## uart_edge_detection
module uart_edge_detection (
    input logic clk,           
    input logic rst_n,         
    input logic uart_rx,       
    output logic uart_tx,      
    output logic led_rx,       
    output logic led_tx,       
    output logic data_ready    
);
    parameter CLOCK_FREQ = 50000000;    
    parameter BAUD_RATE  = 115200;
    parameter BAUD_DIV   = CLOCK_FREQ / BAUD_RATE;
    parameter THRESHOLD  = 4;           
    logic [7:0] rx_data;
    logic rx_done;
    logic [7:0] processed_data;
    logic tx_start;
    logic tx_busy;
    logic [7:0] image_data [0:63];     
    logic [7:0] conv_result [0:35];    
    logic [5:0] rx_counter;            
    logic [5:0] tx_counter;            
    typedef enum logic [1:0] {IDLE, RECEIVE, PROCESS, SEND} state_t;
    state_t state, next_state;
    uart_rx #(
        .BAUD_DIV(BAUD_DIV)
    ) uart_receiver (
        .clk(clk),
        .rst_n(rst_n),
        .rx(uart_rx),
        .data_out(rx_data),
        .data_valid(rx_done)
    );
    uart_tx #(
        .BAUD_DIV(BAUD_DIV)
    ) uart_transmitter (
        .clk(clk),
        .rst_n(rst_n),
        .tx_start(tx_start),
        .data_in(processed_data),
        .tx_busy(tx_busy),
        .tx(uart_tx)
    );
    always_ff @(posedge clk or negedge rst_n) begin
        if (!rst_n)
            state <= IDLE;
        else
            state <= next_state;
    end
    always_comb begin
        case (state)
  ...
Size: roughly 1,300 cells after synthesis, roughly 180 flip-flops, roughly 7 I/O pins.
clock: 7.76 ns
lec_check: 0
abc_area: 1
cap_margin: 35
cell_pad_in_sites_detail_placement: 2
cell_pad_in_sites_global_placement: 0
core_margin: 7
core_utilization: 21
cts_cluster_diameter: 240
hold_slack_margin: 0.13
place_density: 0.89
setup_slack_margin: 0.75
slew_margin: 20
tns_end_percent: 20
run.sh (not shown) runs the stock make flow with config.mk's settings and CLKGATE_MAP_FILE=.
The baseline produced a clean layout.
Change:
--- a/flow/config.mk
+++ b/flow/config.mk
@@ -9 +9 @@
-export CAP_MARGIN = 35
+export CAP_MARGIN = 20
@@ -11 +10,0 @@
-export CELL_PAD_IN_SITES_GLOBAL_PLACEMENT = 0
@@ -13,5 +12,5 @@
-export CORE_UTILIZATION = 21
-export CTS_CLUSTER_DIAMETER = 240
-export HOLD_SLACK_MARGIN = 0.13
-export PLACE_DENSITY = 0.89
-export SETUP_SLACK_MARGIN = 0.75
+export CORE_UTILIZATION = 40
+export CTS_CLUSTER_DIAMETER = 383
+export CTS_CLUSTER_SIZE = 98
+export PLACE_DENSITY = 0.35
+export SETUP_SLACK_MARGIN = 5.0
==> flow/constraint.sdc (replaced) <==
create_clock -name core_clock -period 20.0 [get_ports {clk}]
set_input_delay 4.0000 -clock core_clock [delete_from_list [all_inputs] [get_ports {clk}]]
set_output_delay 4.0000 -clock core_clock [all_outputs]
set_load 0.01 [all_outputs]
The new run ran to the end with no violations.
Register-to-register slack gets better by 12 ns.
Wire length drops by a quarter to a third.
Area after synthesis stays the same.
Worst setup slack gets better by 10 ns.
Change:
==> flow/config.mk (replaced) <==
export PLATFORM = sky130hd
export DESIGN_NAME = uart_edge_detection
export DESIGN_NICKNAME = uart_edge_detection
export VERILOG_FILES = /design/flow/design.v
export SDC_FILE = /design/flow/constraint.sdc
export NUM_CORES = 4
export LEC_CHECK = 0
export CAP_MARGIN = 20
export CORE_MARGIN = 2
export CORE_UTILIZATION = 40
export SLEW_MARGIN = 20
==> flow/constraint.sdc (replaced) <==
create_clock -name core_clock -period 5.74 [get_ports {clk}]
set_input_delay 1.1480 -clock core_clock [delete_from_list [all_inputs] [get_ports {clk}]]
set_output_delay 1.1480 -clock core_clock [all_outputs]
set_load 0.01 [all_outputs]
- clock skew decreases by 0.0061 ns
- die area shrinks by 11%
- sequential power went up to 3.7 times its value

Starting RTL as in the previous note.
Design uart_edge_detection, start of the top module:
module uart_edge_detection (
    input logic clk,           
    input logic rst_n,         
    input logic uart_rx,       
    output logic uart_tx,      
    output logic led_rx,       
    output logic led_tx,       
    output logic data_ready    
);
export LEC_CHECK = 0
export ABC_AREA = 1
export CAP_MARGIN = 20
export CORE_MARGIN = 2
export CORE_UTILIZATION = 72
export CTS_CLUSTER_SIZE = 72
export PLACE_DENSITY_LB_ADDON = 0.06
export SETUP_SLACK_MARGIN = 0.32
export SLEW_MARGIN = 20
create_clock -name core_clock -period 3.19 [get_ports {clk}]
The first run ran to the end with no violations.
Edit:
- ABC_AREA: 1 -> not set
- CORE_ASPECT_RATIO: not set -> 1.42
- CTS_CLUSTER_SIZE: 72 -> 10
- PLACE_DENSITY: not set -> 0.36
- PLACE_DENSITY_LB_ADDON: 0.06 -> not set
- SETUP_SLACK_MARGIN: 0.32 -> 0.76
The changed run finished with timing, DRC and antenna clean.
Via count goes down by 3.4%.
Routed wire length decreases by 0.87%.
Power is higher by 10%.
Global-route usage decreases by 0.35 points.
Area after synthesis goes down by 0.71%.
Clock-buffer cell count is higher by 2.
Final area goes up by 0.89%.
Hold slack got worse by 370 ps.
Sequential power climbs by about 7%.
Edit:
- ABC_AREA: not set -> 1
- CORE_ASPECT_RATIO: 1.42 -> not set
- CTS_CLUSTER_SIZE: 10 -> 71
- PLACE_DENSITY: 0.36 -> not set
- PLACE_DENSITY_LB_ADDON: not set -> 0.22
- SETUP_SLACK_MARGIN: 0.76 -> 0.41
What happened:
- Now the flow reached the layout checks and failed them: setup timing
- utilization goes up by 0.94 points
- routed wire length goes up by 35%
- cell area goes up by 1.7%
- via count goes up by 19%
- first-iteration DRC count goes up by 130%
- final cell count goes up by 6.7%
- combinational power goes down by 79%
- die size goes up by 0.60%
Edit:
- ABC_AREA: 1 -> not set
- CTS_CLUSTER_SIZE: 71 -> 21
- PLACE_DENSITY: not set -> 0.38
- PLACE_DENSITY_LB_ADDON: 0.22 -> not set
With this change the flow went through all stages and came out clean.
Wire length is lower by a quarter to a third.
Worst hold slack got worse by 190 ps.
Die size drops slightly.
Final area shrinks slightly.
Fmax grows by roughly a tenth.
Final cell count falls by a few percent.
Power is higher by roughly a tenth.
Edit:
- CAP_MARGIN: 20 -> 40
- CTS_CLUSTER_SIZE: 21 -> 10
- SETUP_SLACK_MARGIN: 0.41 -> 0.76
After rerunning: Setup slack gains 120 ps. Total power fell by 3.0%. First-iteration DRC count fell by 31%. Final area barely changes. Count of clock-buffer cells in the layout stays the same. Maximum frequency rose by 4.1%.

uart_edge_detection again, from the RTL that the note above started with.
==> flow/config.mk <==
export PLATFORM = sky130hd
export DESIGN_NAME = uart_edge_detection
export DESIGN_NICKNAME = uart_edge_detection
export VERILOG_FILES = /design/flow/design.v
export SDC_FILE = /design/flow/constraint.sdc
export NUM_CORES = 4
export LEC_CHECK = 0
export CAP_MARGIN = 20
export CORE_MARGIN = 7
export CORE_UTILIZATION = 40
export CTS_CLUSTER_DIAMETER = 383
export CTS_CLUSTER_SIZE = 99
export SETUP_SLACK_MARGIN = -1.88
export SLEW_MARGIN = 20
==> flow/constraint.sdc <==
create_clock -name core_clock -period 20.0 [get_ports {clk}]
set_input_delay 4.0000 -clock core_clock [delete_from_list [all_inputs] [get_ports {clk}]]
set_output_delay 4.0000 -clock core_clock [all_outputs]
set_load 0.01 [all_outputs]
The first run finished clean.
Rerun with:
- ABC_AREA: default -> 1
- CELL_PAD_IN_SITES_GLOBAL_PLACEMENT: default -> 2
- CORE_MARGIN: 7 -> 2
- CORE_UTILIZATION: 40 -> 67
- CTS_CLUSTER_DIAMETER: 383 -> 224
- CTS_CLUSTER_SIZE: 99 -> 87
- GPL_TIMING_DRIVEN: default -> 1
- MAX_ROUTING_LAYER: default -> met4
- MIN_ROUTING_LAYER: default -> met2
- PLACE_DENSITY_LB_ADDON: default -> 0.14
- SETUP_SLACK_MARGIN: -1.88 -> -0.03
- SLEW_MARGIN: 20 -> 0
- TNS_END_PERCENT: default -> 15
The changed run did not get past global placement without I/O (3_1_place_gp_skip_io), error FLW-0024.
Synthesized cell count is higher by a little under a tenth.
Area after synthesis is higher slightly.
Die size is lower by well over a third.
Rerun with:
- CORE_UTILIZATION: 67 -> 33
- CTS_CLUSTER_DIAMETER: 224 -> 238
- clock period: 20.0 -> 9.24 ns (I/O delays scaled with it)
Result: The changed run finished with timing, DRC and antenna clean. Synthesized cell count does not change. Die area grows by 100%. Area after synthesis stays the same.
Rerun with:
- CORE_UTILIZATION: 33 -> 67
- CTS_CLUSTER_DIAMETER: 238 -> 224
- MAX_ROUTING_LAYER: met4 -> default
- MIN_ROUTING_LAYER: met2 -> met1
- SETUP_SLACK_MARGIN: -0.03 -> 5.0
- clock period: 9.24 -> 20.0 ns (I/O delays scaled with it)
After rerunning: This time the run aborted during global placement without I/O (3_1_place_gp_skip_io); synthesized area stays the same; die size decreases by 50%; synthesized cell count is unchanged.
Rerun with:
- ABC_AREA: 1 -> default
- CELL_PAD_IN_SITES_GLOBAL_PLACEMENT: 2 -> default
- CORE_UTILIZATION: 67 -> 65
- CTS_CLUSTER_DIAMETER: 224 -> default
- CTS_CLUSTER_SIZE: 87 -> default
- GPL_TIMING_DRIVEN: 1 -> default
- MIN_ROUTING_LAYER: met1 -> default
- PLACE_DENSITY_LB_ADDON: 0.14 -> default
- SETUP_SLACK_MARGIN: 5.0 -> default
- SLEW_MARGIN: 0 -> 20
- TNS_END_PERCENT: 15 -> default
- clock period: 20.0 -> 16.3 ns (I/O delays scaled with it)
Outcome: The changed run went through all stages and came out clean. Die area is higher by a few percent. Area after synthesis fell slightly. Synthesized cell count goes down by a few percent.
Rerun with:
- CORE_UTILIZATION: 65 -> 31
- clock period: 16.3 -> 5.74 ns (I/O delays scaled with it)
Outcome: The new run finished with timing, DRC and antenna clean. Setup slack loses 9.3 ns. Area after synthesis is unchanged. Cell area climbs by 2.6%. Combinational power climbs to 2.8 times its value. Total power climbs to 2.9 times its value. Via count drops by about 1.5%. Worst hold slack gains 0.013 ns. Wire length climbs by about 1.7%. Core utilization drops by 37 points. Cell count climbs by about 18%.

old:
Starting RTL as in the previous note.
clock: 15.5 ns
lec_check: 0
cap_margin: 20
core_margin: 2
core_utilization: 70
cts_cluster_diameter: 28
cts_cluster_size: 72
place_density_lb_addon: 0.25
slew_margin: 20
tns_end_percent: 5
The flow did not stop early for old: all stages ran, and the layout cleared the timing, design-rule and antenna checks.
Relative to old, the following input files were edited for new:
Settings: CTS_CLUSTER_DIAMETER: 28 -> unset; TNS_END_PERCENT: 5 -> unset; CORE_UTILIZATION: 70 -> 72; PLACE_DENSITY_LB_ADDON: 0.25 -> unset; CTS_CLUSTER_SIZE: 72 -> 10; SETUP_SLACK_MARGIN: unset -> 0.76; the clock period (ns, I/O delays scaled along): 15.5 -> 3.19.
Results
- Compared with old, new instantiates a larger number of cells.
- old -> new: share of cell area taken by muxes after synthesis delta 0, exact match
- new ended up with flop to flop as its startpoint-to-endpoint class of the critical path; old ended up with flop to output port.
- When new is set beside old, its worst endpoint required time turns out to be 8.91 ns smaller.
- Synthesized-area fraction occupied by xor and xnor cells came out exactly the same in new and old.
- new vs old, actual slew at the worst max-slew pin went down by 0.010 ns.
- Comparing new and old, row count is lower on new.
Power figures rest on the tool's default switching activity, not on a simulated workload.
